### design/flow/design.v
module Cfu (
    input               cmd_valid,
    output              cmd_ready,
    input      [9:0]    cmd_payload_function_id,
    input      [31:0]   cmd_payload_inputs_0,
    input      [31:0]   cmd_payload_inputs_1,
    output reg          rsp_valid,
    input               rsp_ready,
    output reg [31:0]   rsp_payload_outputs_0,
    input               reset,
    input               clk
);
    wire signed [15:0] prod_0, prod_1, prod_2, prod_3;
    assign prod_0 = ($signed(cmd_payload_inputs_0[7:0])) * $signed(cmd_payload_inputs_1[7:0]);
    assign prod_1 = ($signed(cmd_payload_inputs_0[15:8])) * $signed(cmd_payload_inputs_1[15:8]);
    assign prod_2 = ($signed(cmd_payload_inputs_0[23:16])) * $signed(cmd_payload_inputs_1[23:16]);
    assign prod_3 = ($signed(cmd_payload_inputs_0[31:24])) * $signed(cmd_payload_inputs_1[31:24]);
    wire signed [31:0] sum_prods;
    assign sum_prods = prod_0 + prod_1 + prod_2 + prod_3;
    assign cmd_ready = ~rsp_valid;   
    always @(posedge clk) begin
        if (reset) begin
            rsp_payload_outputs_0 <= 32'b0;
            rsp_valid <= 1'b0;
        end else if (rsp_valid) begin
                rsp_valid <= ~rsp_ready;
            end else if (cmd_valid) begin
                    rsp_valid <= 1'b1;
                    rsp_payload_outputs_0 <= |cmd_payload_function_id[9:3]
                        ? 32'b0
                        : rsp_payload_outputs_0 + sum_prods;
                end
            end
endmodule
### design/flow/run.sh
#!/bin/bash
# the make line also repeats each setting of config.mk as NAME=value (left out here)
make -C /OpenROAD-flow-scripts/flow DESIGN_CONFIG=/design/flow/config.mk WORK_HOME=/design/flow/orfs CLKGATE_MAP_FILE= finish
### design/flow/config.mk
export PLATFORM = sky130hd
export DESIGN_NAME = Cfu
export DESIGN_NICKNAME = Cfu
export VERILOG_FILES = /design/flow/design.v
export SDC_FILE = /design/flow/constraint.sdc
export NUM_CORES = 4
export LEC_CHECK = 0
export CAP_MARGIN = 10
export CELL_PAD_IN_SITES_DETAIL_PLACEMENT = 2
export CORE_MARGIN = 3
export CORE_UTILIZATION = 63
export CTS_CLUSTER_SIZE = 61
export GPL_ROUTABILITY_DRIVEN = 0
export GPL_TIMING_DRIVEN = 0
export MAX_ROUTING_LAYER = met5
export MIN_ROUTING_LAYER = met2
export PLACE_DENSITY = 0.74
export SETUP_SLACK_MARGIN = 0.05
export SLEW_MARGIN = 20
### design/flow/constraint.sdc
create_clock -name core_clock -period 7.29 [get_ports {clk}]
set_input_delay 1.4580 -clock core_clock [delete_from_list [all_inputs] [get_ports {clk}]]
set_output_delay 1.4580 -clock core_clock [all_outputs]
set_load 0.01 [all_outputs]
==> results of run 1 <==
per-stage QoR:
stage / area [µm²] / setup slack [ns] / instances
3_3_place_gp: 15540 / -3.400 / 1864
2_1_floorplan: 14120 / -1.839 / 1481
==> results.json, run 1 <==
{
  "outcome": "stopped before the end",
  "stop_stage": "detailed placement",
  "toolErrorMsg": "[ERROR DPL-0033] detailed placement checks failed during check placement.",
  "synth.largest_area_cell": "fa_1",
  "dominant_flop_cell": "dfxtp_1",
  "top_cell_types_by_occurrence_after_synthesis": "inv_1, fa_1, and2_1, ha_1, nand2_1",
  "ys_area_mm2": 0.01380,
  "synthCells": 1481,
  "ys_top_logic_family": "adder cells",
  "numPortBuffers": 108,
  "core.rowCount": 53,
  "synth_cell_types": 58,
  "avgSynthCellArea_um2": 9.315,
  "post_synth_and_or_nand_nor_area_fraction_pct": 14.57,
  "yosys.area_share.adder_pct": 59.51,
  "synth.area.mux_share_pct": 0.08163,
  "floorplan.io_pins": 112,
  "netlist_area_mm2": 0.01380,
  "post-synth-top-count-cell": "inv_1",
  "top_area_contributor_share_pct": 47.45,
  "postSynthRegisterBits": 33,
  "xor_share_pct": 2.657,
  "synthesis.nets": 2019,
  "ys_seq_share_pct": 4.789,
  "count_of_warnings_emitted_by_yosys": 1,
  "effective_utilization_at_floorplan_pct": 64.81,
  "synth_stat.cells": 1481,
  "core_area_mm2": 0.02129,
  "enable_flop_cells": 0,
  "die_y_size_um": 154.0,
  "dieWidth_um": 154.0,
  "topCellsByArea": "fa_1, ha_1, inv_1",
  "synth_async_sr_flop_share_pct": 0,
  "die_area_mm2": 0.02371,
  "synth.cellmix.compoundShare_pct": 7.482
}
==> run 2, diff against run 1 <==
CAP_MARGIN = 40   (was 10)
CELL_PAD_IN_SITES_DETAIL_PLACEMENT = default   (was 2)
CORE_ASPECT_RATIO = 0.52   (was default)
CORE_MARGIN = 5   (was 3)
CORE_UTILIZATION = 17   (was 63)
CTS_CLUSTER_DIAMETER = 173   (was default)
CTS_CLUSTER_SIZE = 87   (was 61)
GPL_ROUTABILITY_DRIVEN = 1   (was 0)
GPL_TIMING_DRIVEN = default   (was 0)
MIN_ROUTING_LAYER = met1   (was met2)
PLACE_DENSITY = default   (was 0.74)
PLACE_DENSITY_LB_ADDON = 0.15   (was default)
SETUP_SLACK_MARGIN = default   (was 0.05)
SLEW_MARGIN = 40   (was 20)
TNS_END_PERCENT = 90   (was default)
clock period = 19.3 ns   (was 7.29 ns; I/O delays follow)
==> results.json, run 2 <==
{
  "final_hold_viol_count": 0,
  "min_path_type": "flip-flop to flip-flop",
  "drv_cap": 0,
  "cp.depth": 30,
  "dominant_flop_cell": "dfxtp_1",
  "grt_first_pass_wirelength_mm": 66.61,
  "fillers": 8940,
  "cp_slowest_cell": "clkdlybuf4s50_1",
  "timing.final.crit_period_ns": 13.70,
  "wire_per_inst_um": 15.53,
  "floorplan.io_pins": 112,
  "number_of_cells_upsized_or_downsized_after_cts": 0,
  "xor_share_pct": 2.657,
  "timing.final.max_slew_violations": 0,
  "via_per_inst": 3.663,
  "r2r.worst_path.cells": 12,
  "worst_path_most_repeated_cell": "fa_1",
  "first_pass_iters": 4,
  "detailed_route_via_count": 9785,
  "yosys.area_share.adder_pct": 59.51,
  "path_class": "input port to flip-flop",
  "openroad.warnings": 32,
  "ff2ff_setup_slack_ns": 15.88,
  "setup.worst_path.end_class": "flip-flop",
  "worst_slew_margin_pct": 44.38,
  "post_synth_and_or_nand_nor_area_fraction_pct": 14.57,
  "top_cell_types_by_occurrence_after_synthesis": "inv_1, fa_1, and2_1, ha_1, nand2_1",
  "grt-ovfl-total": 0,
  "die_area_mm2": 0.08726,
  "antenna_violations_before_repair": 0,
  "ys_area_mm2": 0.01380,
  "ys_top_logic_family": "adder cells",
  "max_slew.worst_pin.slew_ns": 0.8312,
  "hold_ws_ns": 0.4748,
  "core_area_mm2": 0.08051,
  "avgSynthCellArea_um2": 9.315,
  "critPathTopFamily": "adder cells",
  "worst_path_largest_cell_delay_ns": 0.77,
  "synthesis.nets": 2019,
  "cts-buffers-inserted": 5,
  "number_of_h_tree_branching_levels": 2,
  "crit_path_max_fanout": 8,
  "holdBufCountCts": 0,
  "gp_congestion": 0.7856,
  "synth.cellmix.compoundShare_pct": 7.482,
  "worstPathBufferInverterCount": 5,
  "synth.largest_area_cell": "fa_1",
  "cts-root-to-sink-buffers": 2,
  "first_global_vias": 10550,
  "postSynthRegisterBits": 33,
  "totalWireLength_mm": 41.48,
  "num-nets-final": 2128,
  "crit_path_end": "rsp_payload_outputs_0[30]",
  "cts_root_buf": "clkbuf_16",
  "areaGrowthSynthToFinish_pct": 18.86,
  "numPortBuffers": 108,
  "netlist_area_mm2": 0.01380,
  "data_arrival_time_of_the_critical_path_ns": 13.90,
  "finalCoreUtilization_pct": 20.37,
  "ys_seq_share_pct": 4.789,
  "synth.area.mux_share_pct": 0.08163,
  "clock_insertion_delay_worst_skew_ns": 0.29,
  "synth_async_sr_flop_share_pct": 0,
  "synth_cell_types": 58,
  "dieWidth_um": 405.0,
  "timing.setup.tns_ns": 0,
  "synth_stat.cells": 1481,
  "count_of_warnings_emitted_by_yosys": 1,
  "core.rowCount": 75,
  "worst_setup_path_startpoint": "cmd_payload_inputs_0[15]",
  "top_area_contributor_share_pct": 47.45,
  "worstHoldEndpoint": "rsp_payload_outputs_0[7]",
  "cts_num_sinks": 33,
  "outcome": "finished clean",
  "clock-skew-final_ns": 0.01030,
  "clock_tree_from_tritoncts": "yes",
  "rr_endpoint": "rsp_payload_outputs_0[30]",
  "effective_utilization_at_floorplan_pct": 17.13,
  "clkTransAtPathRegs_ns": 0.06,
  "synthCells": 1481,
  "final_min_period_over_clock_period_pct": 70.98,
  "largest_net_degree_at_the_start_of_global_routing": 30,
  "topCellsByArea": "fa_1, ha_1, inv_1",
  "worst_r2r_startpoint": "rsp_payload_outputs_0[0]",
  "detail_route.drc_violations": 0,
  "rsz0062_at_grt": "no",
  "ant_nets": 0,
  "drtIter0Drc": 631,
  "start_kind": "input port",
  "die_y_size_um": 215.4,
  "post_cts_setup_buffer_count": 0,
  "enable_flop_cells": 0,
  "dp_hpwl_mm": 38.56,
  "post-synth-top-count-cell": "inv_1",
  "min_delay_path_depth": 2,
  "achievable-frequency_mhz": 72.99,
  "required_ns": 19.50,
  "holdCritStartpoint": "rsp_payload_outputs_0[7]",
  "grt_usage_pct": 9.819,
  "setup_viol_count_final": 0
}
## run 2: final cells by class
| class | count | area [µm²] | share of cell area (%) |
|---|---|---|---|
| repair buffers | 112 | 1111 | 6.776 |
| well taps | 1078 | 1349 | 8.226 |
| clock buffers | 7 | 142.6 | 0.8699 |
| clock inverters | 1 | 30.03 | 0.1831 |
| flip-flops and latches | 33 | 660.6 | 4.029 |
| diodes | 2 | 5.005 | 0.03052 |
| inverters | 389 | 1460 | 8.905 |
| multi-input cells | 1049 | 11640 | 70.98 |
## run 2: routing by layer
metal | vias up | wire (µm) | GRT usage, % | share of wire (%)
met3 | 2 | 1277 | 1.095 | 3.1
met4 | 0 | 34 | 0.2732 | 0.082
li1 | 4693 | - | - | -
met1 | 4981 | 24250 | 17.05 | 58
met5 | - | 0 | 0 | 0
met2 | 109 | 15920 | 13.17 | 38
## run 2: through the flow
stage | worst slack, ns | instances | area, µm²
floorplan | 7.104 | 1481 | 13800
global placement | 5.288 | 2661 | 16220
detailed placement | 5.238 | 2661 | 16220
CTS | 5.528 | 2669 | 16390
global route | 4.867 | 2669 | 16390
finish | 5.600 | 2671 | 16400
==> run 3, diff against run 2 <==
CAP_MARGIN = 20   (was 40)
CORE_ASPECT_RATIO = default   (was 0.52)
CORE_MARGIN = 2   (was 5)
CORE_UTILIZATION = 40   (was 17)
CTS_CLUSTER_DIAMETER = 152   (was 173)
CTS_CLUSTER_SIZE = 99   (was 87)
GPL_ROUTABILITY_DRIVEN = 0   (was 1)
MAX_ROUTING_LAYER = default   (was met5)
MIN_ROUTING_LAYER = default   (was met1)
PLACE_DENSITY_LB_ADDON = 0.29   (was 0.15)
SLEW_MARGIN = 20   (was 40)
TNS_END_PERCENT = 35   (was 90)
clock period = 12.0 ns   (was 19.3 ns; I/O delays follow)
==> results.json, run 3 <==
{
  "r2r.worst_path.cells": 12,
  "largest_net_degree_at_the_start_of_global_routing": 30,
  "timing.final.max_slew_violations": 0,
  "rsz0062_at_grt": "no",
  "postSynthRegisterBits": 33,
  "path_class": "input port to flip-flop",
  "required_ns": 12.20,
  "clkTransAtPathRegs_ns": 0.06,
  "enable_flop_cells": 0,
  "grt_first_pass_wirelength_mm": 51.80,
  "clock-skew-final_ns": 0.007145,
  "holdCritStartpoint": "rsp_payload_outputs_0[10]",
  "drtIter0Drc": 415,
  "synth.cellmix.compoundShare_pct": 7.482,
  "die_area_mm2": 0.03599,
  "setup_viol_count_final": 0,
  "worstHoldEndpoint": "rsp_payload_outputs_0[10]",
  "worst_path_most_repeated_cell": "fa_1",
  "cts-buffers-inserted": 5,
  "cts_num_sinks": 33,
  "timing.setup.tns_ns": 0,
  "setup.worst_path.end_class": "flip-flop",
  "achievable-frequency_mhz": 87.15,
  "xor_share_pct": 2.657,
  "synthesis.nets": 2019,
  "detailed_route_via_count": 9922,
  "synthCells": 1481,
  "critPathTopFamily": "adder cells",
  "avgSynthCellArea_um2": 9.315,
  "post_synth_and_or_nand_nor_area_fraction_pct": 14.57,
  "numPortBuffers": 108,
  "min_delay_path_depth": 2,
  "ff2ff_setup_slack_ns": 8.89,
  "first_global_vias": 10190,
  "synth.largest_area_cell": "fa_1",
  "die_y_size_um": 189.7,
  "wire_per_inst_um": 15.10,
  "areaGrowthSynthToFinish_pct": 13.15,
  "dp_slack_ns": 0.2196,
  "rr_endpoint": "rsp_payload_outputs_0[30]",
  "crit_path_max_fanout": 8,
  "top_area_contributor_share_pct": 47.45,
  "synth_stat.cells": 1481,
  "floorplan.io_pins": 112,
  "cp_slowest_cell": "clkdlybuf4s50_1",
  "grt_usage_pct": 17.98,
  "first_pass_iters": 4,
  "openroad.warnings": 32,
  "min_path_type": "flip-flop to flip-flop",
  "count_of_warnings_emitted_by_yosys": 1,
  "detail_route.drc_violations": 0,
  "final_min_period_over_clock_period_pct": 95.62,
  "yosys.area_share.adder_pct": 59.51,
  "start_kind": "input port",
  "worstPathBufferInverterCount": 2,
  "cp.depth": 30,
  "totalWireLength_mm": 30.95,
  "timing.final.crit_period_ns": 11.47,
  "antenna_violations_before_repair": 1,
  "worst_setup_path_startpoint": "cmd_payload_inputs_0[29]",
  "core_area_mm2": 0.03429,
  "clock_tree_from_tritoncts": "yes",
  "synth_cell_types": 58,
  "crit_path_setup_slack_layout_ns": 0.5251,
  "cts_root_buf": "clkbuf_16",
  "clock_insertion_delay_worst_skew_ns": 0.29,
  "ant_nets": 0,
  "outcome": "finished clean",
  "post-synth-top-count-cell": "inv_1",
  "cts-root-to-sink-buffers": 2,
  "synth_async_sr_flop_share_pct": 0,
  "netlist_area_mm2": 0.01380,
  "post_cts_setup_buffer_count": 0,
  "drv_cap": 0,
  "dp_hpwl_mm": 27.98,
  "ys_seq_share_pct": 4.789,
  "final_hold_viol_count": 0,
  "via_per_inst": 4.840,
  "worst_slew_margin_pct": 33.16,
  "synth.area.mux_share_pct": 0.08163,
  "dominant_flop_cell": "dfxtp_1",
  "ys_area_mm2": 0.01380,
  "top_cell_types_by_occurrence_after_synthesis": "inv_1, fa_1, and2_1, ha_1, nand2_1",
  "effective_utilization_at_floorplan_pct": 40.24,
  "worst_r2r_startpoint": "rsp_payload_outputs_0[0]",
  "num-nets-final": 2131,
  "topCellsByArea": "fa_1, ha_1, inv_1",
  "dp.cells": 2041,
  "worst_path_largest_cell_delay_ns": 0.73,
  "grt-ovfl-total": 0,
  "core.rowCount": 68,
  "ys_top_logic_family": "adder cells",
  "dieWidth_um": 189.7,
  "data_arrival_time_of_the_critical_path_ns": 11.67,
  "crit_path_end": "rsp_payload_outputs_0[30]",
  "finalNonFillerCells": 2050,
  "max_slew.worst_pin.slew_ns": 1.000,
  "number_of_h_tree_branching_levels": 2
}
## run 3: area by class of cell
class,count,area (µm²)
Multi-Input combinational cell,1049,11640
Clock buffer,6,128.9
Antenna cell,1,2.502
Clock inverter,2,10.01
Fill cell,3313,18680
Tap cell,455,569.3
Inverter,389,1460
Timing Repair Buffer,115,1134
Sequential cell,33,660.6
## run 3: timing repair
item                                    CTS  global route
endpoints found under the setup margin    0             2
hold buffers                              0             0
gates resized                             0             1
## run 3: metrics by stage
stage / util (%) / area (µm²) / hold slack (ns)
after floorplan: - / 13800 / 0.4878
after global placement: 45.10 / 15460 / 0.4730
after detailed placement: 45.10 / 15460 / 0.4772
after CTS: 45.50 / 15600 / 0.4868
after global routing: 45.53 / 15610 / 0.5054
final: 45.53 / 15610 / 0.4809
## run 3: layer usage
layer / up-vias / track usage [%] / routed length, µm
met4: 0 / 3.280 / 577
met1: 5032 / 25.55 / 13860
li1: 4697 / - / -
met2: 166 / 30.50 / 15550
met5: - / 0 / 0
met3: 27 / 1.420 / 955
==> run 4, diff against run 3 <==
CORE_UTILIZATION = 72   (was 40)
CTS_CLUSTER_DIAMETER = 27   (was 152)
CTS_CLUSTER_SIZE = 80   (was 99)
GPL_ROUTABILITY_DRIVEN = default   (was 0)
HOLD_SLACK_MARGIN = -0.1   (was default)
PLACE_DENSITY = 0.38   (was default)
PLACE_DENSITY_LB_ADDON = default   (was 0.29)
TNS_END_PERCENT = 100   (was 35)
clock period = 9.86 ns   (was 12.0 ns; I/O delays follow)
==> results.json, run 4 <==
{
  "outcome": "stopped before the end",
  "stop_stage": "global routing",
  "toolErrorMsg": "[ERROR GRT-0232] Routing congestion too high. Check the congestion heatmap in the GUI.",
  "avgSynthCellArea_um2": 9.315,
  "synth.largest_area_cell": "fa_1",
  "ys_seq_share_pct": 4.789,
  "die_y_size_um": 142.4,
  "numPortBuffers": 108,
  "core.rowCount": 50,
  "synthesis.nets": 2019,
  "dp_hpwl_mm": 30.59,
  "synthCells": 1481,
  "die_area_mm2": 0.02028,
  "synth_async_sr_flop_share_pct": 0,
  "post-synth-top-count-cell": "inv_1",
  "gp_congestion": 0.9542,
  "dp_slack_ns": -1.172,
  "dominant_flop_cell": "dfxtp_1",
  "cts_root_buf": "clkbuf_16",
  "cts_num_sinks": 33,
  "top_area_contributor_share_pct": 47.45,
  "grt-ovfl-total": 2,
  "synth.area.mux_share_pct": 0.08163,
  "effective_utilization_at_floorplan_pct": 73.51,
  "cts-buffers-inserted": 5,
  "count_of_warnings_emitted_by_yosys": 1,
  "top_cell_types_by_occurrence_after_synthesis": "inv_1, fa_1, and2_1, ha_1, nand2_1",
  "postSynthRegisterBits": 33,
  "ys_top_logic_family": "adder cells",
  "synth.cellmix.compoundShare_pct": 7.482,
  "topCellsByArea": "fa_1, ha_1, inv_1",
  "grt_usage_pct": 65.26,
  "synth_cell_types": 58,
  "xor_share_pct": 2.657,
  "enable_flop_cells": 0,
  "yosys.area_share.adder_pct": 59.51,
  "holdBufCountCts": 0,
  "synth_stat.cells": 1481,
  "number_of_h_tree_branching_levels": 2,
  "cts-root-to-sink-buffers": 2,
  "netlist_area_mm2": 0.01380,
  "dieWidth_um": 142.4,
  "core_area_mm2": 0.01877,
  "floorplan.io_pins": 112,
  "post_synth_and_or_nand_nor_area_fraction_pct": 14.57,
  "ys_area_mm2": 0.01380
}
[run 4: what timing repair did]
item                       in CTS
buffers inserted               37
pin swaps                     111
setup endpoints to repair      19
resized                       430
[run 4: stage by stage]
step	std cells	TNS (ns)	cell area (µm²)	util, %
after floorplan	1481	0	13810	-
after global placement	1980	-11.04	16420	87.48
after detailed placement	1980	-15.13	16420	87.48
after CTS	2024	-0.6659	17210	91.69
[run 4: metal layers]
metal | track usage, % | GRT overflow
met2 | 91.36 | 1
met3 | 36.34 | 0
met5 | 3.509 | 0
met4 | 64.83 | 1
met1 | 67.27 | 0
==> run 5, diff against run 4 <==
CTS_CLUSTER_DIAMETER = 29   (was 27)
CTS_CLUSTER_SIZE = 25   (was 80)
GPL_ROUTABILITY_DRIVEN = 1   (was default)
HOLD_SLACK_MARGIN = -0.09   (was -0.1)
MAX_ROUTING_LAYER = met5   (was default)
MIN_ROUTING_LAYER = met1   (was default)
PLACE_DENSITY = default   (was 0.38)
PLACE_DENSITY_LB_ADDON = 0.24   (was default)
SETUP_SLACK_MARGIN = 1.5   (was default)
SLEW_MARGIN = 40   (was 20)
TNS_END_PERCENT = default   (was 100)
clock period = 10.7 ns   (was 9.86 ns; I/O delays follow)
==> results.json, run 5 <==
{
  "synth.largest_area_cell": "fa_1",
  "netlist_area_mm2": 0.01380,
  "outcome": "stopped before the end",
  "detailed_place.area_mm2": 0.01626,
  "top_cell_types_by_occurrence_after_synthesis": "inv_1, fa_1, and2_1, ha_1, nand2_1",
  "synthCells": 1481,
  "topCellsByArea": "fa_1, ha_1, inv_1",
  "core_area_mm2": 0.01877,
  "core.rowCount": 50,
  "avgSynthCellArea_um2": 9.315,
  "synth_cell_types": 58,
  "dp_hpwl_mm": 32.18,
  "effective_utilization_at_floorplan_pct": 73.51,
  "count_of_warnings_emitted_by_yosys": 1,
  "number_of_h_tree_branching_levels": 2,
  "toolErrorMsg": "[ERROR GRT-0232] Routing congestion too high. Check the congestion heatmap in the GUI.",
  "grt-ovfl-total": 151,
  "stop_stage": "global routing",
  "numPortBuffers": 108,
  "cts-buffers-inserted": 5,
  "synth_stat.cells": 1481,
  "floorplan.io_pins": 112,
  "xor_share_pct": 2.657,
  "yosys.area_share.adder_pct": 59.51,
  "postSynthRegisterBits": 33,
  "die_area_mm2": 0.02028,
  "synthesis.nets": 2019,
  "post_synth_and_or_nand_nor_area_fraction_pct": 14.57,
  "synth.area.mux_share_pct": 0.08163,
  "ys_area_mm2": 0.01380,
  "gp_congestion": 0.9403,
  "dieWidth_um": 142.4,
  "cts_num_sinks": 33,
  "cts_root_buf": "clkbuf_16",
  "holdBufCountCts": 0,
  "dominant_flop_cell": "dfxtp_1",
  "dp_slack_ns": -0.4494,
  "synth.cellmix.compoundShare_pct": 7.482,
  "die_y_size_um": 142.4,
  "cts-root-to-sink-buffers": 2,
  "ys_seq_share_pct": 4.789,
  "grt_usage_pct": 79.98,
  "enable_flop_cells": 0,
  "synth_async_sr_flop_share_pct": 0,
  "top_area_contributor_share_pct": 47.45,
  "ys_top_logic_family": "adder cells",
  "post-synth-top-count-cell": "inv_1"
}
## run 5: stage by stage
stage          std cells  hold WS, ns  utilization [%]
2_1_floorplan       1481       0.4878                -
3_3_place_gp        1938       0.4658            86.65
3_5_place_dp        1938       0.4793            86.66
4_1_cts             1997       0.4874            91.95
## run 5: layer usage
layer | global-route usage, % | overflow
met1 | 77.15 | 3
met2 | 97.00 | 89
met3 | 63.29 | 1
met4 | 90.05 | 58
met5 | 18.80 | 0
## run 5: timing repair
action	4_1_cts
gates resized	439
pin swaps	156
buffers inserted	51
endpoints found under the setup margin	23
endpoints found under the hold margin	0
==> run 6, diff against run 5 <==
CORE_UTILIZATION = 40   (was 72)
CTS_CLUSTER_DIAMETER = default   (was 29)
CTS_CLUSTER_SIZE = default   (was 25)
GPL_ROUTABILITY_DRIVEN = default   (was 1)
HOLD_SLACK_MARGIN = default   (was -0.09)
MAX_ROUTING_LAYER = default   (was met5)
MIN_ROUTING_LAYER = default   (was met1)
PLACE_DENSITY_LB_ADDON = default   (was 0.24)
SETUP_SLACK_MARGIN = default   (was 1.5)
SLEW_MARGIN = 20   (was 40)
clock period = 6.66 ns   (was 10.7 ns; I/O delays follow)
==> results.json, run 6 <==
{
  "rsz0062_at_grt": "yes",
  "count_of_warnings_emitted_by_yosys": 1,
  "final_min_period_over_clock_period_pct": 140.7,
  "worstHoldEndpoint": "rsp_payload_outputs_0[30]",
  "cts-root-to-sink-buffers": 2,
  "data_arrival_time_of_the_critical_path_ns": 9.58,
  "clock_tree_from_tritoncts": "yes",
  "gp_congestion": 0.8737,
  "final_hold_viol_count": 0,
  "ff2ff_setup_slack_ns": 3.57,
  "timing.setup.tns_ns": -57.03,
  "achievable-frequency_mhz": 106.7,
  "clock-skew-final_ns": 0.005188,
  "ys_area_mm2": 0.01380,
  "setup_viol_count_final": 28,
  "detailed_place.area_mm2": 0.01739,
  "crit_path_max_fanout": 3,
  "holdCritStartpoint": "rsp_payload_outputs_0[30]",
  "yosys.area_share.adder_pct": 59.51,
  "grt-ovfl-total": 0,
  "num-nets-final": 2417,
  "number_of_h_tree_branching_levels": 2,
  "setup.worst_path.end_class": "flip-flop",
  "largest_net_degree_at_the_start_of_global_routing": 30,
  "core.rowCount": 68,
  "synth.largest_area_cell": "fa_1",
  "crit_path_setup_slack_layout_ns": -2.711,
  "cts-buffers-inserted": 5,
  "totalWireLength_mm": 36.44,
  "start_kind": "input port",
  "worst_r2r_startpoint": "rsp_payload_outputs_0[0]",
  "synthCells": 1481,
  "areaGrowthSynthToFinish_pct": 37.97,
  "worst_setup_path_startpoint": "cmd_payload_inputs_1[3]",
  "clock_insertion_delay_worst_skew_ns": 0.29,
  "critPathTopFamily": "adder cells",
  "clkTransAtPathRegs_ns": 0.06,
  "worst_slew_margin_pct": 55.22,
  "path_class": "input port to flip-flop",
  "crit_path_end": "rsp_payload_outputs_0[26]",
  "worst_path_largest_cell_delay_ns": 0.60,
  "top_cell_types_by_occurrence_after_synthesis": "inv_1, fa_1, and2_1, ha_1, nand2_1",
  "dp_hpwl_mm": 30.99,
  "synth_cell_types": 58,
  "required_ns": 6.87,
  "detailed_route_via_count": 11070,
  "grt_first_pass_wirelength_mm": 60.24,
  "drv_cap": 0,
  "dieWidth_um": 189.7,
  "postLayoutCellArea_mm2": 0.01903,
  "max_slew.worst_pin.slew_ns": 0.6692,
  "cts_root_buf": "clkbuf_16",
  "cp_slowest_cell": "fa_1",
  "enable_flop_cells": 0,
  "cp.depth": 38,
  "synth_async_sr_flop_share_pct": 0,
  "synthesis.nets": 2019,
  "netlist_area_mm2": 0.01380,
  "r2r.worst_path.cells": 12,
  "hold_ws_ns": 0.4884,
  "floorplan.io_pins": 112,
  "min_delay_path_depth": 2,
  "effective_utilization_at_floorplan_pct": 40.24,
  "dominant_flop_cell": "dfxtp_1",
  "check.faults": "setup timing",
  "ant_nets": 0,
  "xor_share_pct": 2.657,
  "cts_num_sinks": 33,
  "detail_route.drc_violations": 0,
  "avgSynthCellArea_um2": 9.315,
  "post_synth_and_or_nand_nor_area_fraction_pct": 14.57,
  "rr_endpoint": "rsp_payload_outputs_0[26]",
  "first_pass_iters": 5,
  "synth.area.mux_share_pct": 0.08163,
  "ys_top_logic_family": "adder cells",
  "openroad.warnings": 35,
  "finalCoreUtilization_pct": 55.51,
  "topCellsByArea": "fa_1, ha_1, inv_1",
  "worstPathBufferInverterCount": 10,
  "via_per_inst": 4.738,
  "synth.cellmix.compoundShare_pct": 7.482,
  "wire_per_inst_um": 15.60,
  "timing.final.crit_period_ns": 9.371,
  "first_global_vias": 11990,
  "top_area_contributor_share_pct": 47.45,
  "core_area_mm2": 0.03429,
  "post-synth-top-count-cell": "inv_1",
  "outcome": "finished with violations",
  "worst_path_most_repeated_cell": "fa_1",
  "die_area_mm2": 0.03599,
  "timing.final.max_slew_violations": 0,
  "grt_usage_pct": 20.99,
  "antenna_violations_before_repair": 0,
  "min_path_type": "flip-flop to flip-flop",
  "die_y_size_um": 189.7,
  "numPortBuffers": 108,
  "drtIter0Drc": 461,
  "ys_seq_share_pct": 4.789,
  "synth_stat.cells": 1481,
  "postSynthRegisterBits": 33
}
-- run 6: per-stage QoR --
stage	std cells	setup WS, ns
6_report	2336	-2.711
5_1_grt	2335	-3.082
3_5_place_dp	2254	-3.501
2_1_floorplan	1481	-2.343
3_3_place_gp	2254	-3.468
4_1_cts	2313	-2.782
-- run 6: cell type report --
class | instances | area, µm²
antenna | 1 | 2.502
clock buffer | 5 | 125.1
clock inverter | 3 | 46.29
fill | 3047 | 15250
inverter | 389 | 1460
multi-input combinational | 1049 | 12780
sequential | 33 | 660.6
tap | 455 | 569.3
timing repair buffer | 401 | 3387
-- run 6: what timing repair did --
action                     in CTS  in global routing
pin swaps                     197                136
resized                       317                178
setup endpoints to repair      28                 28
buffers inserted               59                 33
hold buffers                    0                  0
-- run 6: per-layer routing --
layer | track usage (%) | wire length, µm | up-vias
met5 | 0 | 0 | -
met4 | 3.965 | 681 | 0
met3 | 1.642 | 877 | 36
met2 | 36.79 | 18710 | 157
met1 | 28.78 | 16180 | 5606
li1 | - | - | 5269
==> run 7, diff against run 6 <==
CORE_UTILIZATION = 71   (was 40)
CTS_CLUSTER_SIZE = 71   (was default)
PLACE_DENSITY_LB_ADDON = 0.24   (was default)
clock period = 9.91 ns   (was 6.66 ns; I/O delays follow)
==> results.json, run 7 <==
{
  "count_of_warnings_emitted_by_yosys": 1,
  "number_of_h_tree_branching_levels": 2,
  "synth_async_sr_flop_share_pct": 0,
  "cts_root_buf": "clkbuf_16",
  "enable_flop_cells": 0,
  "ys_area_mm2": 0.01380,
  "postSynthRegisterBits": 33,
  "synth.largest_area_cell": "fa_1",
  "core.rowCount": 50,
  "effective_utilization_at_floorplan_pct": 73.02,
  "ys_seq_share_pct": 4.789,
  "top_area_contributor_share_pct": 47.45,
  "avgSynthCellArea_um2": 9.315,
  "xor_share_pct": 2.657,
  "die_y_size_um": 143.4,
  "cts-root-to-sink-buffers": 2,
  "synth_cell_types": 58,
  "synthesis.nets": 2019,
  "top_cell_types_by_occurrence_after_synthesis": "inv_1, fa_1, and2_1, ha_1, nand2_1",
  "dieWidth_um": 143.4,
  "yosys.area_share.adder_pct": 59.51,
  "outcome": "stopped before the end",
  "post-synth-top-count-cell": "inv_1",
  "netlist_area_mm2": 0.01380,
  "gp_congestion": 0.9334,
  "stop_stage": "global routing",
  "topCellsByArea": "fa_1, ha_1, inv_1",
  "toolErrorMsg": "[ERROR GRT-0232] Routing congestion too high. Check the congestion heatmap in the GUI.",
  "grt_usage_pct": 71.62,
  "dp_hpwl_mm": 32.76,
  "synthCells": 1481,
  "cts_num_sinks": 33,
  "core_area_mm2": 0.01889,
  "cts-buffers-inserted": 5,
  "floorplan.io_pins": 112,
  "dp_slack_ns": -1.198,
  "die_area_mm2": 0.02056,
  "post_synth_and_or_nand_nor_area_fraction_pct": 14.57,
  "synth.cellmix.compoundShare_pct": 7.482,
  "dominant_flop_cell": "dfxtp_1",
  "grt-ovfl-total": 29,
  "numPortBuffers": 108,
  "synth_stat.cells": 1481,
  "detailed_place.area_mm2": 0.01650,
  "ys_top_logic_family": "adder cells",
  "synth.area.mux_share_pct": 0.08163,
  "dp.cells": 2014,
  "holdBufCountCts": 0
}
-- run 7: through the flow --
step,utilization [%],hold WS (ns)
2_1_floorplan,-,0.4878
3_3_place_gp,87.32,0.4710
3_5_place_dp,87.32,0.4752
4_1_cts,91.64,0.4821
-- run 7: per-layer routing --
metal / GRT overflow / track usage [%]
met2: 17 / 90.88
met3: 0 / 53.28
met4: 12 / 73.48
met1: 0 / 70.78
met5: 0 / 17.04
-- run 7: repair_timing --
item	4_1_cts
endpoints found under the hold margin	0
buffers inserted	33
gates cloned	2
pin swaps	80
resized	359
endpoints found under the setup margin	19
==> run 8, diff against run 7 <==
CORE_UTILIZATION = 70   (was 71)
CTS_CLUSTER_SIZE = default   (was 71)
clock period = 9.11 ns   (was 9.91 ns; I/O delays follow)
==> results.json, run 8 <==
{
  "yosys.area_share.adder_pct": 59.51,
  "dominant_flop_cell": "dfxtp_1",
  "core_area_mm2": 0.01940,
  "synth.cellmix.compoundShare_pct": 7.482,
  "grt-ovfl-total": 29,
  "synthCells": 1481,
  "top_area_contributor_share_pct": 47.45,
  "avgSynthCellArea_um2": 9.315,
  "netlist_area_mm2": 0.01380,
  "post-synth-top-count-cell": "inv_1",
  "synth_async_sr_flop_share_pct": 0,
  "holdBufCountCts": 0,
  "effective_utilization_at_floorplan_pct": 71.12,
  "toolErrorMsg": "[ERROR GRT-0232] Routing congestion too high. Check the congestion heatmap in the GUI.",
  "synth_cell_types": 58,
  "post_synth_and_or_nand_nor_area_fraction_pct": 14.57,
  "dp.cells": 2026,
  "xor_share_pct": 2.657,
  "cts_root_buf": "clkbuf_16",
  "floorplan.io_pins": 112,
  "number_of_h_tree_branching_levels": 2,
  "ys_top_logic_family": "adder cells",
  "ys_area_mm2": 0.01380,
  "synth.largest_area_cell": "fa_1",
  "cts_num_sinks": 33,
  "cts-buffers-inserted": 5,
  "grt_usage_pct": 76.11,
  "core.rowCount": 51,
  "top_cell_types_by_occurrence_after_synthesis": "inv_1, fa_1, and2_1, ha_1, nand2_1",
  "gp_congestion": 0.9122,
  "die_area_mm2": 0.02085,
  "synth_stat.cells": 1481,
  "enable_flop_cells": 0,
  "stop_stage": "global routing",
  "die_y_size_um": 144.4,
  "postSynthRegisterBits": 33,
  "detailed_place.area_mm2": 0.01673,
  "topCellsByArea": "fa_1, ha_1, inv_1",
  "dieWidth_um": 144.4,
  "outcome": "stopped before the end",
  "numPortBuffers": 108,
  "ys_seq_share_pct": 4.789,
  "dp_hpwl_mm": 32.98,
  "synth.area.mux_share_pct": 0.08163,
  "synthesis.nets": 2019,
  "count_of_warnings_emitted_by_yosys": 1,
  "cts-root-to-sink-buffers": 2
}
==> run 8: what timing repair did <==
action | CTS
gates cloned | 0
pin swaps | 129
resized | 398
setup endpoints to repair | 24
setup buffers | 53
endpoints found under the hold margin | 0
==> run 8: metal layers <==
metal	overflow	track usage, %
met1	0	72.25
met2	16	92.97
met3	0	63.38
met4	13	78.23
met5	0	35.34
==> run 8: through the flow <==
stage,setup TNS (ns),worst slack [ns]
2_1_floorplan,-1.957,-0.3826
3_3_place_gp,-22.49,-1.474
3_5_place_dp,-29.77,-1.752
4_1_cts,-10.03,-0.8239
==> run 9, diff against run 8 <==
CORE_UTILIZATION = 72   (was 70)
PLACE_DENSITY_LB_ADDON = 0.0   (was 0.24)
SETUP_SLACK_MARGIN = 2.73   (was default)
clock period = 9.19 ns   (was 9.11 ns; I/O delays follow)
==> results.json, run 9 <==
{
  "outcome": "stopped before the end",
  "stop_stage": "global routing",
  "toolErrorMsg": "[ERROR GRT-0116] Global routing finished with congestion. Check the congestion regions in the DRC Viewer.",
  "netlist_area_mm2": 0.01380,
  "number_of_h_tree_branching_levels": 2,
  "topCellsByArea": "fa_1, ha_1, inv_1",
  "ys_seq_share_pct": 4.789,
  "post-synth-top-count-cell": "inv_1",
  "synthCells": 1481,
  "post_synth_and_or_nand_nor_area_fraction_pct": 14.57,
  "synth_cell_types": 58,
  "grt-ovfl-total": 2,
  "die_area_mm2": 0.02028,
  "xor_share_pct": 2.657,
  "grt_usage_pct": 67.55,
  "dp_slack_ns": -1.792,
  "dominant_flop_cell": "dfxtp_1",
  "dp_hpwl_mm": 33.85,
  "synthesis.nets": 2019,
  "floorplan.io_pins": 112,
  "cts-buffers-inserted": 5,
  "synth_async_sr_flop_share_pct": 0,
  "postSynthRegisterBits": 33,
  "top_cell_types_by_occurrence_after_synthesis": "inv_1, fa_1, and2_1, ha_1, nand2_1",
  "dp.cells": 2007,
  "dieWidth_um": 142.4,
  "cts_root_buf": "clkbuf_16",
  "synth.cellmix.compoundShare_pct": 7.482,
  "top_area_contributor_share_pct": 47.45,
  "ys_area_mm2": 0.01380,
  "effective_utilization_at_floorplan_pct": 73.51,
  "yosys.area_share.adder_pct": 59.51,
  "die_y_size_um": 142.4,
  "count_of_warnings_emitted_by_yosys": 1,
  "core.rowCount": 50,
  "numPortBuffers": 108,
  "enable_flop_cells": 0,
  "cts_num_sinks": 33,
  "avgSynthCellArea_um2": 9.315,
  "ys_top_logic_family": "adder cells",
  "core_area_mm2": 0.01877,
  "cts-root-to-sink-buffers": 2,
  "synth_stat.cells": 1481,
  "synth.area.mux_share_pct": 0.08163,
  "gp_congestion": 0.9228,
  "synth.largest_area_cell": "fa_1"
}
## run 9: stage by stage
stage               instance area, µm²  setup TNS, ns  hold WS, ns
floorplan                        14120         -1.398       0.4878
global placement                 16920         -19.98       0.4720
detailed placement               16920         -26.61       0.4768
CTS                              18140         -10.04       0.4947
## run 9: per-layer routing
| metal | global-route usage (%) | overflow |
|---|---|---|
| met5 | 9.273 | 0 |
| met2 | 90.72 | 2 |
| met1 | 67.17 | 0 |
| met4 | 68.42 | 0 |
| met3 | 44.68 | 0 |
## run 9: what timing repair did
action	in CTS
cloned	1
hold buffers	0
resized	408
buffers inserted	58
pin swaps	172
endpoints found under the setup margin	29
==> run 10, diff against run 9 <==
CORE_UTILIZATION = 57   (was 72)
PLACE_DENSITY_LB_ADDON = default   (was 0.0)
SETUP_SLACK_MARGIN = default   (was 2.73)
clock period = 6.48 ns   (was 9.19 ns; I/O delays follow)
==> results.json, run 10 <==
{
  "outcome": "finished with violations",
  "check.faults": "setup timing",
  "fillers": 1664,
  "grt_first_pass_wirelength_mm": 60.04,
  "xor_share_pct": 2.657,
  "dp.cells": 2093,
  "postSynthRegisterBits": 33,
  "crit_path_end": "rsp_payload_outputs_0[31]",
  "netlist_area_mm2": 0.01380,
  "synth.cellmix.compoundShare_pct": 7.482,
  "synth_cell_types": 58,
  "timing.final.max_slew_violations": 0,
  "gp_congestion": 0.8981,
  "ys_seq_share_pct": 4.789,
  "worst_setup_path_startpoint": "cmd_payload_inputs_1[7]",
  "wire_per_inst_um": 16.62,
  "required_ns": 6.67,
  "grt-ovfl-total": 0,
  "ff2ff_setup_slack_ns": 3.44,
  "final_min_period_over_clock_period_pct": 143.7,
  "start_kind": "input port",
  "dieWidth_um": 159.6,
  "count_of_warnings_emitted_by_yosys": 1,
  "dominant_flop_cell": "dfxtp_1",
  "post_synth_and_or_nand_nor_area_fraction_pct": 14.57,
  "worst_r2r_startpoint": "rsp_payload_outputs_0[0]",
  "detailed_route_via_count": 11190,
  "clock_insertion_delay_worst_skew_ns": 0.29,
  "rsz0062_at_grt": "yes",
  "die_y_size_um": 159.6,
  "clock-skew-final_ns": 0.006481,
  "holdBufCountCts": 0,
  "num-nets-final": 2396,
  "cts-root-to-sink-buffers": 2,
  "die_area_mm2": 0.02546,
  "min_delay_path_depth": 2,
  "worst_slew_margin_pct": 33.09,
  "yosys.area_share.adder_pct": 59.51,
  "worst_path_largest_cell_delay_ns": 0.54,
  "via_per_inst": 5.137,
  "achievable-frequency_mhz": 107.4,
  "worst_path_most_repeated_cell": "fa_1",
  "synth.area.mux_share_pct": 0.08163,
  "detail_route.drc_violations": 0,
  "drv_cap": 0,
  "hold_ws_ns": 0.4857,
  "dp_hpwl_mm": 29.49,
  "path_class": "input port to flip-flop",
  "enable_flop_cells": 0,
  "cts-buffers-inserted": 5,
  "effective_utilization_at_floorplan_pct": 58.43,
  "cp.depth": 36,
  "crit_path_setup_slack_layout_ns": -2.832,
  "setup_viol_count_final": 28,
  "finalNonFillerCells": 2178,
  "top_cell_types_by_occurrence_after_synthesis": "inv_1, fa_1, and2_1, ha_1, nand2_1",
  "worstHoldEndpoint": "rsp_payload_outputs_0[5]",
  "core_area_mm2": 0.02361,
  "first_global_vias": 12360,
  "numPortBuffers": 108,
  "number_of_h_tree_branching_levels": 2,
  "rr_endpoint": "rsp_payload_outputs_0[30]",
  "clock_tree_from_tritoncts": "yes",
  "synth_async_sr_flop_share_pct": 0,
  "floorplan.io_pins": 112,
  "top_area_contributor_share_pct": 47.45,
  "ant_nets": 0,
  "drtIter0Drc": 566,
  "synthCells": 1481,
  "min_path_type": "flip-flop to flip-flop",
  "max_slew.worst_pin.slew_ns": 1.001,
  "topCellsByArea": "fa_1, ha_1, inv_1",
  "data_arrival_time_of_the_critical_path_ns": 9.50,
  "cts_num_sinks": 33,
  "timing.final.crit_period_ns": 9.312,
  "antenna_violations_before_repair": 0,
  "areaGrowthSynthToFinish_pct": 34.73,
  "n_antenna_cell": 0,
  "final_hold_viol_count": 0,
  "cts_root_buf": "clkbuf_16",
  "worstPathBufferInverterCount": 12,
  "synth_stat.cells": 1481,
  "ys_area_mm2": 0.01380,
  "setup.worst_path.end_class": "flip-flop",
  "openroad.warnings": 37,
  "holdCritStartpoint": "rsp_payload_outputs_0[5]",
  "core.rowCount": 56,
  "post-synth-top-count-cell": "inv_1",
  "first_pass_iters": 6,
  "r2r.worst_path.cells": 12,
  "avgSynthCellArea_um2": 9.315,
  "synthesis.nets": 2019,
  "synth.largest_area_cell": "fa_1",
  "totalWireLength_mm": 36.19,
  "grt_usage_pct": 29.25,
  "largest_net_degree_at_the_start_of_global_routing": 30,
  "crit_path_max_fanout": 3,
  "cp_slowest_cell": "fa_1",
  "ys_top_logic_family": "adder cells",
  "critPathTopFamily": "adder cells",
  "clkTransAtPathRegs_ns": 0.06
}
[run 10: metal layers]
metal  part of all wire [%]  wire (µm)  GRT usage (%)
met1                     43      15450          40.44
met4                    1.7        607          5.124
met5                      0          0              0
met2                     51      18540          50.45
met3                    4.4       1595          3.621
[run 10: through the flow]
stage                     utilization [%]  cell area (µm²)  TNS (ns)  setup WS (ns)
after floorplan                         -            14120    -45.26         -2.487
after global placement              72.09            17020    -78.01         -3.532
after detailed placement            72.09            17020    -80.45         -3.670
after CTS                           77.50            18300    -58.65         -2.722
after global routing                78.71            18590    -67.29         -3.057
final                               78.71            18590    -59.73         -2.832
[run 10: repair_timing]
| item | CTS | global route |
|---|---|---|
| gates cloned | 2 | 0 |
| buffers inserted | 73 | 18 |
| setup endpoints to repair | 28 | 28 |
| endpoints found under the hold margin | 0 | 0 |
| resized | 428 | 114 |
| pin swaps | 190 | 135 |
[run 10: cell type report]
type                       instances  area, µm²  share of cell area (%)
tap                              319      399.1                   2.147
clock buffer                       7      142.6                  0.7674
clock inverter                     1      30.03                  0.1616
multi-input combinational       1050      12740                   68.53
inverter                         389       1460                   7.856
sequential                        33      660.6                   3.554
timing repair buffer             379       3157                   16.98
==> run 11, diff against run 10 <==
CORE_UTILIZATION = 70   (was 57)
PLACE_DENSITY_LB_ADDON = 0.24   (was default)
clock period = 9.04 ns   (was 6.48 ns; I/O delays follow)
==> results.json, run 11 <==
{
  "cts_num_sinks": 33,
  "outcome": "stopped before the end",
  "die_area_mm2": 0.02085,
  "cts-root-to-sink-buffers": 2,
  "topCellsByArea": "fa_1, ha_1, inv_1",
  "synth.largest_area_cell": "fa_1",
  "dp_hpwl_mm": 32.72,
  "ys_seq_share_pct": 4.789,
  "grt_usage_pct": 85.28,
  "dieWidth_um": 144.4,
  "xor_share_pct": 2.657,
  "gp_congestion": 0.8946,
  "top_cell_types_by_occurrence_after_synthesis": "inv_1, fa_1, and2_1, ha_1, nand2_1",
  "core.rowCount": 51,
  "synthesis.nets": 2019,
  "number_of_h_tree_branching_levels": 2,
  "dp.cells": 2028,
  "postSynthRegisterBits": 33,
  "post-synth-top-count-cell": "inv_1",
  "floorplan.io_pins": 112,
  "die_y_size_um": 144.4,
  "post_synth_and_or_nand_nor_area_fraction_pct": 14.57,
  "stop_stage": "global routing",
  "avgSynthCellArea_um2": 9.315,
  "enable_flop_cells": 0,
  "effective_utilization_at_floorplan_pct": 71.12,
  "netlist_area_mm2": 0.01380,
  "synth_cell_types": 58,
  "dominant_flop_cell": "dfxtp_1",
  "toolErrorMsg": "[ERROR GRT-0232] Routing congestion too high. Check the congestion heatmap in the GUI.",
  "core_area_mm2": 0.01940,
  "cts-buffers-inserted": 5,
  "holdBufCountCts": 0,
  "synth.area.mux_share_pct": 0.08163,
  "ys_area_mm2": 0.01380,
  "ys_top_logic_family": "adder cells",
  "top_area_contributor_share_pct": 47.45,
  "synth_async_sr_flop_share_pct": 0,
  "count_of_warnings_emitted_by_yosys": 1,
  "synthCells": 1481,
  "grt-ovfl-total": 277,
  "numPortBuffers": 108,
  "cts_root_buf": "clkbuf_16",
  "yosys.area_share.adder_pct": 59.51,
  "synth_stat.cells": 1481,
  "synth.cellmix.compoundShare_pct": 7.482
}
## run 11: routing by layer
metal	overflow	GRT usage [%]
met2	156	99.43
met5	3	38.35
met4	105	93.71
met1	6	80.72
met3	7	73.87
## run 11: metrics by stage
stage	worst slack, ns	TNS, ns	area (µm²)	util [%]	hold slack (ns)
floorplan	-0.4386	-2.561	13970	-	0.4878
global placement	-1.549	-24.62	16730	86.25	0.4740
detailed placement	-1.805	-30.39	16730	86.25	0.4860
CTS	-0.7658	-7.762	17830	91.91	0.4924
## run 11: repair_timing
action,in CTS
gates resized,509
endpoints found under the setup margin,23
pin swaps,158
buffers inserted,68
cloned,1
==> run 12, diff against run 11 <==
CORE_UTILIZATION = 71   (was 70)
CTS_CLUSTER_SIZE = 31   (was default)
MAX_ROUTING_LAYER = met4   (was default)
PLACE_DENSITY_LB_ADDON = 0.0   (was 0.24)
clock period = 8.64 ns   (was 9.04 ns; I/O delays follow)
==> results.json, run 12 <==
{
  "enable_flop_cells": 0,
  "topCellsByArea": "fa_1, ha_1, inv_1",
  "cts-buffers-inserted": 5,
  "grt_usage_pct": 78.93,
  "top_cell_types_by_occurrence_after_synthesis": "inv_1, fa_1, and2_1, ha_1, nand2_1",
  "die_y_size_um": 143.4,
  "synth.largest_area_cell": "fa_1",
  "dp_hpwl_mm": 33.23,
  "synthCells": 1481,
  "count_of_warnings_emitted_by_yosys": 1,
  "dp.cells": 2021,
  "cts_root_buf": "clkbuf_16",
  "gp_congestion": 0.9464,
  "core_area_mm2": 0.01889,
  "toolErrorMsg": "[ERROR GRT-0232] Routing congestion too high. Check the congestion heatmap in the GUI.",
  "cts-root-to-sink-buffers": 2,
  "synth.cellmix.compoundShare_pct": 7.482,
  "number_of_h_tree_branching_levels": 2,
  "grt-ovfl-total": 138,
  "dominant_flop_cell": "dfxtp_1",
  "yosys.area_share.adder_pct": 59.51,
  "detailed_place.area_mm2": 0.01672,
  "xor_share_pct": 2.657,
  "synth_async_sr_flop_share_pct": 0,
  "top_area_contributor_share_pct": 47.45,
  "synth.area.mux_share_pct": 0.08163,
  "synth_stat.cells": 1481,
  "numPortBuffers": 108,
  "postSynthRegisterBits": 33,
  "outcome": "stopped before the end",
  "avgSynthCellArea_um2": 9.315,
  "post-synth-top-count-cell": "inv_1",
  "holdBufCountCts": 0,
  "core.rowCount": 50,
  "netlist_area_mm2": 0.01380,
  "floorplan.io_pins": 112,
  "ys_top_logic_family": "adder cells",
  "ys_area_mm2": 0.01380,
  "dp_slack_ns": -2.047,
  "stop_stage": "global routing",
  "die_area_mm2": 0.02056,
  "effective_utilization_at_floorplan_pct": 73.02,
  "synthesis.nets": 2019,
  "synth_cell_types": 58,
  "ys_seq_share_pct": 4.789,
  "post_synth_and_or_nand_nor_area_fraction_pct": 14.57,
  "dieWidth_um": 143.4,
  "cts_num_sinks": 33
}
-- run 12: what timing repair did --
item,CTS
pin swaps,183
hold endpoints to repair,0
cloned,1
setup endpoints to repair,24
buffers inserted,46
resized,442
-- run 12: metal layers --
layer / GRT overflow / track usage (%)
met1: 1 / 75.78
met2: 75 / 95.04
met3: 2 / 58.05
met4: 60 / 85.19
met5: - / -
-- run 12: per-stage QoR --
stage                     setup TNS [ns]  hold WS, ns
after floorplan                   -6.658       0.4878
after global placement            -31.37       0.4683
after detailed placement          -37.01       0.4777
after CTS                         -13.65       0.4885
==> run 13, diff against run 12 <==
ABC_AREA = 1   (was default)
CORE_ASPECT_RATIO = 0.5   (was default)
CORE_UTILIZATION = 72   (was 71)
CTS_CLUSTER_DIAMETER = 301   (was default)
CTS_CLUSTER_SIZE = 98   (was 31)
MAX_ROUTING_LAYER = default   (was met4)
PLACE_DENSITY_LB_ADDON = default   (was 0.0)
SETUP_SLACK_MARGIN = -0.66   (was default)
TNS_END_PERCENT = 10   (was default)
clock period = 6.69 ns   (was 8.64 ns; I/O delays follow)
==> results.json, run 13 <==
{
  "outcome": "stopped before the end",
  "stop_stage": "global routing",
  "toolErrorMsg": "[ERROR GRT-0232] Routing congestion too high. Check the congestion heatmap in the GUI.",
  "cts_root_buf": "clkbuf_16",
  "die_y_size_um": 105.9,
  "synthCells": 1959,
  "dp_hpwl_mm": 40.71,
  "grt_usage_pct": 77.87,
  "ys_top_logic_family": "adder cells",
  "core_area_mm2": 0.02046,
  "core.rowCount": 37,
  "synthesis.nets": 2497,
  "topCellsByArea": "fa_1, inv_1, nand2_1",
  "xor_share_pct": 0.8196,
  "synth.cellmix.compoundShare_pct": 4.449,
  "synth_cell_types": 40,
  "yosys.area_share.adder_pct": 54.88,
  "synth.area.mux_share_pct": 0,
  "synth_async_sr_flop_share_pct": 0,
  "cts_num_sinks": 33,
  "numPortBuffers": 108,
  "cts-root-to-sink-buffers": 2,
  "synth.largest_area_cell": "fa_1",
  "dp_slack_ns": -2.984,
  "postSynthRegisterBits": 33,
  "gp_congestion": 0.9742,
  "dp.cells": 2465,
  "post_synth_and_or_nand_nor_area_fraction_pct": 18.35,
  "number_of_h_tree_branching_levels": 2,
  "cts-buffers-inserted": 5,
  "post-synth-top-count-cell": "inv_1",
  "top_area_contributor_share_pct": 43.76,
  "avgSynthCellArea_um2": 7.637,
  "floorplan.io_pins": 112,
  "detailed_place.area_mm2": 0.01797,
  "die_area_mm2": 0.02202,
  "effective_utilization_at_floorplan_pct": 73.11,
  "count_of_warnings_emitted_by_yosys": 1,
  "top_cell_types_by_occurrence_after_synthesis": "inv_1, nand2_1, fa_1, ha_1, a21oi_1",
  "dieWidth_um": 207.9,
  "synth_stat.cells": 1959,
  "dominant_flop_cell": "dfxtp_1",
  "ys_seq_share_pct": 4.416,
  "grt-ovfl-total": 56,
  "netlist_area_mm2": 0.01496,
  "enable_flop_cells": 0,
  "holdBufCountCts": 0,
  "ys_area_mm2": 0.01496
}
## run 13: stage by stage
| stage | TNS (ns) | hold WS, ns |
|---|---|---|
| after CTS | -49.41 | 0.4991 |
| after detailed placement | -71.03 | 0.4879 |
| after global placement | -65.08 | 0.4845 |
| after floorplan | -35.45 | 0.5056 |
## run 13: routing by layer
layer / track usage [%] / overflow
met1: 77.88 / 2
met2: 92.95 / 27
met3: 64.79 / 2
met4: 75.48 / 25
met5: 44.14 / 0
## run 13: timing repair
| action | 4_1_cts |
|---|---|
| pin swaps | 67 |
| gates resized | 236 |
| setup endpoints to repair | 28 |
| cloned | 1 |
| buffers inserted | 16 |
==> run 14, diff against run 13 <==
ABC_AREA = default   (was 1)
CORE_UTILIZATION = 38   (was 72)
CTS_CLUSTER_DIAMETER = 292   (was 301)
CTS_CLUSTER_SIZE = 99   (was 98)
PLACE_DENSITY = 0.56   (was default)
SETUP_SLACK_MARGIN = default   (was -0.66)
SLEW_MARGIN = 35   (was 20)
clock period = 12.0 ns   (was 6.69 ns; I/O delays follow)
==> results.json, run 14 <==
{
  "enable_flop_cells": 0,
  "outcome": "finished clean",
  "clock_insertion_delay_worst_skew_ns": 0.28,
  "synth_stat.cells": 1481,
  "cts_num_sinks": 33,
  "core_area_mm2": 0.03587,
  "detailed_route_via_count": 9622,
  "finalCoreUtilization_pct": 43.78,
  "floorplan.io_pins": 112,
  "fillers": 3580,
  "rr_endpoint": "rsp_payload_outputs_0[30]",
  "areaGrowthSynthToFinish_pct": 13.82,
  "worst_r2r_startpoint": "rsp_payload_outputs_0[0]",
  "final_min_period_over_clock_period_pct": 94.75,
  "clkTransAtPathRegs_ns": 0.06,
  "ys_seq_share_pct": 4.789,
  "top_cell_types_by_occurrence_after_synthesis": "inv_1, fa_1, and2_1, ha_1, nand2_1",
  "holdBufCountCts": 0,
  "ys_area_mm2": 0.01380,
  "openroad.warnings": 32,
  "clock_tree_from_tritoncts": "yes",
  "numPortBuffers": 108,
  "required_ns": 12.19,
  "synth_async_sr_flop_share_pct": 0,
  "cts-root-to-sink-buffers": 2,
  "crit_path_end": "rsp_payload_outputs_0[30]",
  "topCellsByArea": "fa_1, ha_1, inv_1",
  "dieWidth_um": 273.5,
  "gp_congestion": 0.8248,
  "worst_path_largest_cell_delay_ns": 0.69,
  "synth.cellmix.compoundShare_pct": 7.482,
  "final_hold_viol_count": 0,
  "r2r.worst_path.cells": 12,
  "netlist_area_mm2": 0.01380,
  "effective_utilization_at_floorplan_pct": 38.47,
  "detailed_place.area_mm2": 0.01555,
  "worst_setup_path_startpoint": "cmd_payload_inputs_0[26]",
  "number_of_cells_upsized_or_downsized_after_cts": 0,
  "n_antenna_cell": 0,
  "rsz0062_at_grt": "no",
  "synth.area.mux_share_pct": 0.08163,
  "xor_share_pct": 2.657,
  "count_of_warnings_emitted_by_yosys": 1,
  "setup_viol_count_final": 0,
  "setup.worst_path.end_class": "flip-flop",
  "grt_first_pass_wirelength_mm": 54.83,
  "wire_per_inst_um": 15.08,
  "ff2ff_setup_slack_ns": 8.83,
  "cts-buffers-inserted": 5,
  "dominant_flop_cell": "dfxtp_1",
  "critPathTopFamily": "adder cells",
  "die_area_mm2": 0.03794,
  "yosys.area_share.adder_pct": 59.51,
  "holdCritStartpoint": "rsp_payload_outputs_0[9]",
  "top_area_contributor_share_pct": 47.45,
  "timing.setup.tns_ns": 0,
  "worstPathBufferInverterCount": 2,
  "dp_hpwl_mm": 28.95,
  "min_path_type": "flip-flop to flip-flop",
  "hold_ws_ns": 0.4910,
  "achievable-frequency_mhz": 87.95,
  "largest_net_degree_at_the_start_of_global_routing": 30,
  "drv_cap": 0,
  "die_y_size_um": 138.7,
  "timing.final.max_slew_violations": 0,
  "drtIter0Drc": 291,
  "cp.depth": 30,
  "via_per_inst": 4.619,
  "max_slew.worst_pin.slew_ns": 0.6028,
  "post-synth-top-count-cell": "inv_1",
  "grt-ovfl-total": 0,
  "totalWireLength_mm": 31.41,
  "first_global_vias": 10550,
  "path_class": "input port to flip-flop",
  "postSynthRegisterBits": 33,
  "worst_slew_margin_pct": 59.67,
  "data_arrival_time_of_the_critical_path_ns": 11.56,
  "synthCells": 1481,
  "ant_nets": 0,
  "timing.final.crit_period_ns": 11.37,
  "cts_root_buf": "clkbuf_16",
  "avgSynthCellArea_um2": 9.315,
  "synthesis.nets": 2019,
  "min_delay_path_depth": 2,
  "first_pass_iters": 4,
  "synth.largest_area_cell": "fa_1",
  "synth_cell_types": 58,
  "post_synth_and_or_nand_nor_area_fraction_pct": 14.57,
  "grt_usage_pct": 17.91,
  "postLayoutCellArea_mm2": 0.01570,
  "antenna_violations_before_repair": 0,
  "worstHoldEndpoint": "rsp_payload_outputs_0[9]",
  "number_of_h_tree_branching_levels": 2,
  "clock-skew-final_ns": 0.005457,
  "post_cts_setup_buffer_count": 0,
  "cp_slowest_cell": "clkdlybuf4s50_1",
  "num-nets-final": 2136,
  "core.rowCount": 49,
  "crit_path_max_fanout": 8,
  "worst_path_most_repeated_cell": "fa_1",
  "ys_top_logic_family": "adder cells",
  "detail_route.drc_violations": 0,
  "start_kind": "input port"
}
[run 14: routing by layer]
metal  part of all wire [%]  vias up  global-route usage, %
met5                      0        -                      0
met2                     46      120                  29.01
li1                       -     4704                      -
met3                    3.4       14                  1.835
met1                     50     4784                  26.81
met4                   0.66        0                  1.783
[run 14: area by class of cell]
type / instances / area (µm²) / area share, %
clock buffer: 5 / 125.1 / 0.7968
clock inverter: 3 / 17.52 / 0.1116
inverter: 389 / 1460 / 9.299
multi-input combinational: 1049 / 11650 / 74.19
sequential: 33 / 660.6 / 4.207
tap: 484 / 605.6 / 3.857
timing repair buffer: 120 / 1184 / 7.538
[run 14: per-stage QoR]
| step | setup slack, ns | std cells |
|---|---|---|
| final | 0.6295 | 2083 |
| after CTS | 0.4985 | 2083 |
| after floorplan | 1.264 | 1481 |
| after detailed placement | 0.3074 | 2075 |
| after global routing | 0.04241 | 2083 |
| after global placement | 0.3226 | 2075 |
==> run 15, diff against run 14 <==
CORE_ASPECT_RATIO = default   (was 0.5)
CORE_UTILIZATION = 72   (was 38)
CTS_CLUSTER_DIAMETER = 222   (was 292)
CTS_CLUSTER_SIZE = 25   (was 99)
GPL_ROUTABILITY_DRIVEN = 1   (was default)
MAX_ROUTING_LAYER = met4   (was default)
MIN_ROUTING_LAYER = met1   (was default)
PLACE_DENSITY = default   (was 0.56)
PLACE_DENSITY_LB_ADDON = 0.24   (was default)
SETUP_SLACK_MARGIN = -0.72   (was default)
SLEW_MARGIN = 40   (was 35)
TNS_END_PERCENT = default   (was 10)
clock period = 9.24 ns   (was 12.0 ns; I/O delays follow)
==> results.json, run 15 <==
{
  "worst_path_most_repeated_cell": "fa_1",
  "cts-buffers-inserted": 5,
  "count_of_warnings_emitted_by_yosys": 1,
  "post-synth-top-count-cell": "inv_1",
  "synth.cellmix.compoundShare_pct": 7.482,
  "min_path_type": "flip-flop to flip-flop",
  "finalCoreUtilization_pct": 92.92,
  "dominant_flop_cell": "dfxtp_1",
  "antenna_violations_before_repair": 2,
  "worstPathBufferInverterCount": 9,
  "grt_first_pass_wirelength_mm": 71.30,
  "cp_slowest_cell": "fa_1",
  "outcome": "finished with violations",
  "timing.setup.tns_ns": -28.23,
  "grt_usage_pct": 47.66,
  "topCellsByArea": "fa_1, ha_1, inv_1",
  "grt-ovfl-total": 0,
  "worstHoldEndpoint": "rsp_payload_outputs_0[5]",
  "areaGrowthSynthToFinish_pct": 26.41,
  "synth.area.mux_share_pct": 0.08163,
  "worst_path_largest_cell_delay_ns": 0.80,
  "detailed_route_via_count": 13770,
  "postSynthRegisterBits": 33,
  "wire_per_inst_um": 26.74,
  "min_delay_path_depth": 2,
  "data_arrival_time_of_the_critical_path_ns": 11.22,
  "required_ns": 9.41,
  "xor_share_pct": 2.657,
  "final_hold_viol_count": 0,
  "achievable-frequency_mhz": 90.49,
  "synthesis.nets": 2019,
  "core_area_mm2": 0.01877,
  "cts-root-to-sink-buffers": 2,
  "crit_path_max_fanout": 8,
  "die_y_size_um": 142.4,
  "dieWidth_um": 142.4,
  "worst_slew_margin_pct": 52.96,
  "num-nets-final": 2332,
  "cts_num_sinks": 33,
  "area.sequential_um2": 660.6,
  "totalWireLength_mm": 54.31,
  "path_class": "input port to flip-flop",
  "crit_path_end": "rsp_payload_outputs_0[29]",
  "ys_seq_share_pct": 4.789,
  "worst_setup_path_startpoint": "cmd_payload_inputs_0[3]",
  "floorplan.io_pins": 112,
  "ff2ff_setup_slack_ns": 5.95,
  "setup_viol_count_final": 22,
  "r2r.worst_path.cells": 12,
  "multi_input_comb_area_mm2": 0.01231,
  "largest_net_degree_at_the_start_of_global_routing": 30,
  "final_min_period_over_clock_period_pct": 119.6,
  "effective_utilization_at_floorplan_pct": 73.51,
  "via_per_inst": 6.780,
  "enable_flop_cells": 0,
  "cts_root_buf": "clkbuf_16",
  "check.faults": "setup timing",
  "core.rowCount": 50,
  "start_kind": "input port",
  "detail_route.drc_violations": 0,
  "critPathTopFamily": "adder cells",
  "first_pass_iters": 9,
  "numPortBuffers": 108,
  "number_of_h_tree_branching_levels": 2,
  "ant_nets": 0,
  "synthCells": 1481,
  "first_global_vias": 14470,
  "fillers": 630,
  "dp_hpwl_mm": 33.03,
  "top_area_contributor_share_pct": 47.45,
  "setup.worst_path.end_class": "flip-flop",
  "synth_cell_types": 58,
  "openroad.warnings": 34,
  "clock_tree_from_tritoncts": "yes",
  "synth_async_sr_flop_share_pct": 0,
  "synth.largest_area_cell": "fa_1",
  "timing.final.max_slew_violations": 0,
  "ys_top_logic_family": "adder cells",
  "post_synth_and_or_nand_nor_area_fraction_pct": 14.57,
  "worst_r2r_startpoint": "rsp_payload_outputs_0[0]",
  "clkTransAtPathRegs_ns": 0.06,
  "holdCritStartpoint": "rsp_payload_outputs_0[5]",
  "cp.depth": 34,
  "avgSynthCellArea_um2": 9.315,
  "gp_congestion": 0.9174,
  "crit_path_setup_slack_layout_ns": -1.811,
  "drtIter0Drc": 1785,
  "max_slew.worst_pin.slew_ns": 0.7031,
  "clock-skew-final_ns": 0.009563,
  "drv_cap": 0
}
## run 15: per-layer routing
layer	wire [µm]	vias to the layer above	GRT usage, %	share of wire (%)
li1	-	5096	-	-
met1	15960	6462	51.98	29
met2	24990	1523	78.54	46
met3	7068	689	10.94	13
met4	6303	0	31.53	12
met5	0	-	-	0
## run 15: layout make-up
class | count | area share, %
Antenna cell | 2 | 0.02870
Clock buffer | 7 | 0.8179
Clock inverter | 1 | 0.1722
Inverter | 389 | 8.373
Multi-Input combinational cell | 1050 | 70.61
Sequential cell | 33 | 3.788
Tap cell | 234 | 1.679
Timing Repair Buffer | 315 | 14.54
## run 15: repair_timing
item                                    in CTS  in global routing
endpoints found under the setup margin      19                 19
pin swaps                                   84                 80
buffers inserted                            22                 12
resized                                    403                103
gates cloned                                 1                  0
## run 15: through the flow
step,instance area (µm²),std cells,hold slack (ns)
2_1_floorplan,13800,1481,0.4878
3_3_place_gp,16640,2011,0.4733
3_5_place_dp,16640,2011,0.4786
4_1_cts,17010,2021,0.4894
5_1_grt,17440,2031,0.5277
6_report,17440,2031,0.4890
